Setup of run A:
// PCPU
module PCPU(
	input clock,
	input enable,
	input reset,
	input start,
	input [15:0] d_datain,
	input [15:0] i_datain,
	input [3:0] select_y,
	output wire [7:0] d_addr,
	output wire [15:0] d_dataout,
	output wire d_we,
	output wire [7:0] i_addr,
	output reg [15:0] y
);
For scale: roughly 4000 cells after synthesis, ~280 flip-flops, about 25000 um^2 of cells after synthesis.
Settings: LEC_CHECK=0, ABC_AREA=1, CAP_MARGIN=20, CELL_PAD_IN_SITES_DETAIL_PLACEMENT=2, CELL_PAD_IN_SITES_GLOBAL_PLACEMENT=2, CORE_ASPECT_RATIO=1.75, CORE_MARGIN=2, CORE_UTILIZATION=59, GPL_TIMING_DRIVEN=0, SETUP_SLACK_MARGIN=0.82, SLEW_MARGIN=20; clock period 3.22 ns.
run.sh (not shown) runs the stock make flow with config.mk's settings and CLKGATE_MAP_FILE=.
Run A never completed; the flow aborted with a tool error in 3_1_place_gp_skip_io.
#### Input delta (run B over run A)
# run A
export LEC_CHECK = 0
export ABC_AREA = 1
export CAP_MARGIN = 20
export CELL_PAD_IN_SITES_DETAIL_PLACEMENT = 2
export CELL_PAD_IN_SITES_GLOBAL_PLACEMENT = 2
export CORE_ASPECT_RATIO = 1.75
export CORE_MARGIN = 2
export CORE_UTILIZATION = 59
export GPL_TIMING_DRIVEN = 0
export SETUP_SLACK_MARGIN = 0.82
export SLEW_MARGIN = 20
create_clock -name core_clock -period 3.22 [get_ports {clock}]
# run B
export LEC_CHECK = 0
export CAP_MARGIN = 20
export CELL_PAD_IN_SITES_DETAIL_PLACEMENT = 2
export CORE_ASPECT_RATIO = 1.75
export CORE_MARGIN = 2
export CORE_UTILIZATION = 59
export GPL_TIMING_DRIVEN = 0
export SLEW_MARGIN = 20
create_clock -name core_clock -period 3.22 [get_ports {clock}]
Notes after the runs:
Going from run A to run B, number of placement rows grew slightly. Run B never completed; the flow aborted with a tool error in 3_5_place_dp. Die outline area: run B higher than run A. NOTE: synthesized-area fraction occupied by ao, oa, aoi and oai cells in run B exceeds that of run A. Run B vs. run A: number of library cell types mapped by synthesis went up by 51%. The post-synthesis chip area from yosys in run B sits 1.8% above the value recorded for run A.
Relative to run B, the following input files were edited for run C:
# run B
export LEC_CHECK = 0
export CAP_MARGIN = 20
export CELL_PAD_IN_SITES_DETAIL_PLACEMENT = 2
export CORE_ASPECT_RATIO = 1.75
export CORE_MARGIN = 2
export CORE_UTILIZATION = 59
export GPL_TIMING_DRIVEN = 0
export SLEW_MARGIN = 20
create_clock -name core_clock -period 3.22 [get_ports {clock}]
# run C
export LEC_CHECK = 0
export CAP_MARGIN = 20
export CORE_MARGIN = 2
export CORE_UTILIZATION = 55
export SLEW_MARGIN = 20
create_clock -name core_clock -period 5.23 [get_ports {clock}]
Results
Of run B and run C, only run B never reached the final stage. Run B did not make it past 3_5_place_dp, where a tool error ended it. Row count: run C vs run B down 22%. Die size for run C: 7.0% up relative to run B. Last weighted congestion value of the routability-driven placer (run C / run B): 0.827.
What run D does differently from run C at the input level:
# run C
export LEC_CHECK = 0
export CAP_MARGIN = 20
export CORE_MARGIN = 2
export CORE_UTILIZATION = 55
export SLEW_MARGIN = 20
create_clock -name core_clock -period 5.23 [get_ports {clock}]
# run D
export LEC_CHECK = 0
export CAP_MARGIN = 20
export CELL_PAD_IN_SITES_DETAIL_PLACEMENT = 2
export CELL_PAD_IN_SITES_GLOBAL_PLACEMENT = 1
export CORE_MARGIN = 10
export CORE_UTILIZATION = 55
export GPL_ROUTABILITY_DRIVEN = 0
export GPL_TIMING_DRIVEN = 1
export SLEW_MARGIN = 20
create_clock -name core_clock -period 5.5 [get_ports {clock}]
Notes after the runs:
- Reported for run C and run D, mux share of post-synthesis cell area turned out identical to the last digit.
- Run D against run C; horizontal die size is up by a little under 10%.
- For number of distinct standard cells referenced by the synthesized netlist, run C and run D come out practically identical.
- Between run C and run D, the synthesis area per yosys figures differ only marginally.
- Stage in which a tool error killed run D: 3_5_place_dp.
- Diff run C -> run D: die size grew by 7300 um^2, die height increased 7.3%.


PCPU again, from the RTL that the note above started with.
==> flow/config.mk <==
export PLATFORM = sky130hd
export DESIGN_NAME = PCPU
export DESIGN_NICKNAME = PCPU
export VERILOG_FILES = /design/flow/design.v
export SDC_FILE = /design/flow/constraint.sdc
export NUM_CORES = 4
export LEC_CHECK = 0
export CAP_MARGIN = 20
export CORE_MARGIN = 2
export CORE_UTILIZATION = 40
export SLEW_MARGIN = 20
==> flow/constraint.sdc <==
create_clock -name core_clock -period 5.5 [get_ports {clock}]
set_input_delay 1.1000 -clock core_clock [delete_from_list [all_inputs] [get_ports {clock}]]
set_output_delay 1.1000 -clock core_clock [all_outputs]
set_load 0.01 [all_outputs]
The starting point ran to the end with no violations.
Next try:
ABC_AREA = 1   (was not set)
CORE_UTILIZATION = 66   (was 40)
clock period = 3.3 ns   (was 5.5 ns; I/O delays follow)
With this change the flow aborted during global routing (5_1_grt) with GRT-0116.
Die size falls by well over a third.
Synthesized cell count goes up by a quarter to a third.
Synthesized area goes down slightly.
Next try:
ABC_AREA = not set   (was 1)
CORE_UTILIZATION = 36   (was 66)
clock period = 8.7 ns   (was 3.3 ns; I/O delays follow)
After rerunning:
- With this change the flow produced a clean layout
- die area rises by well over a third
- area after synthesis rises slightly
- synthesized cell count falls by about a fifth
Next try:
CAP_MARGIN = 40   (was 20)
CORE_UTILIZATION = 72   (was 36)
CTS_CLUSTER_SIZE = 35   (was not set)
PLACE_DENSITY = 0.65   (was not set)
SETUP_SLACK_MARGIN = 0.68   (was not set)
clock period = 3.59 ns   (was 8.7 ns; I/O delays follow)
Outcome:
- Now the flow ended with an error in global routing (5_1_grt), error GRT-0116
- area after synthesis is unchanged
- synthesized cell count does not change
- die area falls by well over a third
Next try:
ABC_AREA = 1   (was not set)
CAP_MARGIN = 20   (was 40)
CTS_CLUSTER_DIAMETER = 218   (was not set)
CTS_CLUSTER_SIZE = 99   (was 35)
PLACE_DENSITY = not set   (was 0.65)
SETUP_SLACK_MARGIN = 0.89   (was 0.68)
clock period = 3.03 ns   (was 3.59 ns; I/O delays follow)
=>
- The changed run ended with an error in clock tree synthesis (4_1_cts)
- die area went down by 1.8%
- synthesized area is lower by 1.8%
- synthesized cell count increases by 24%
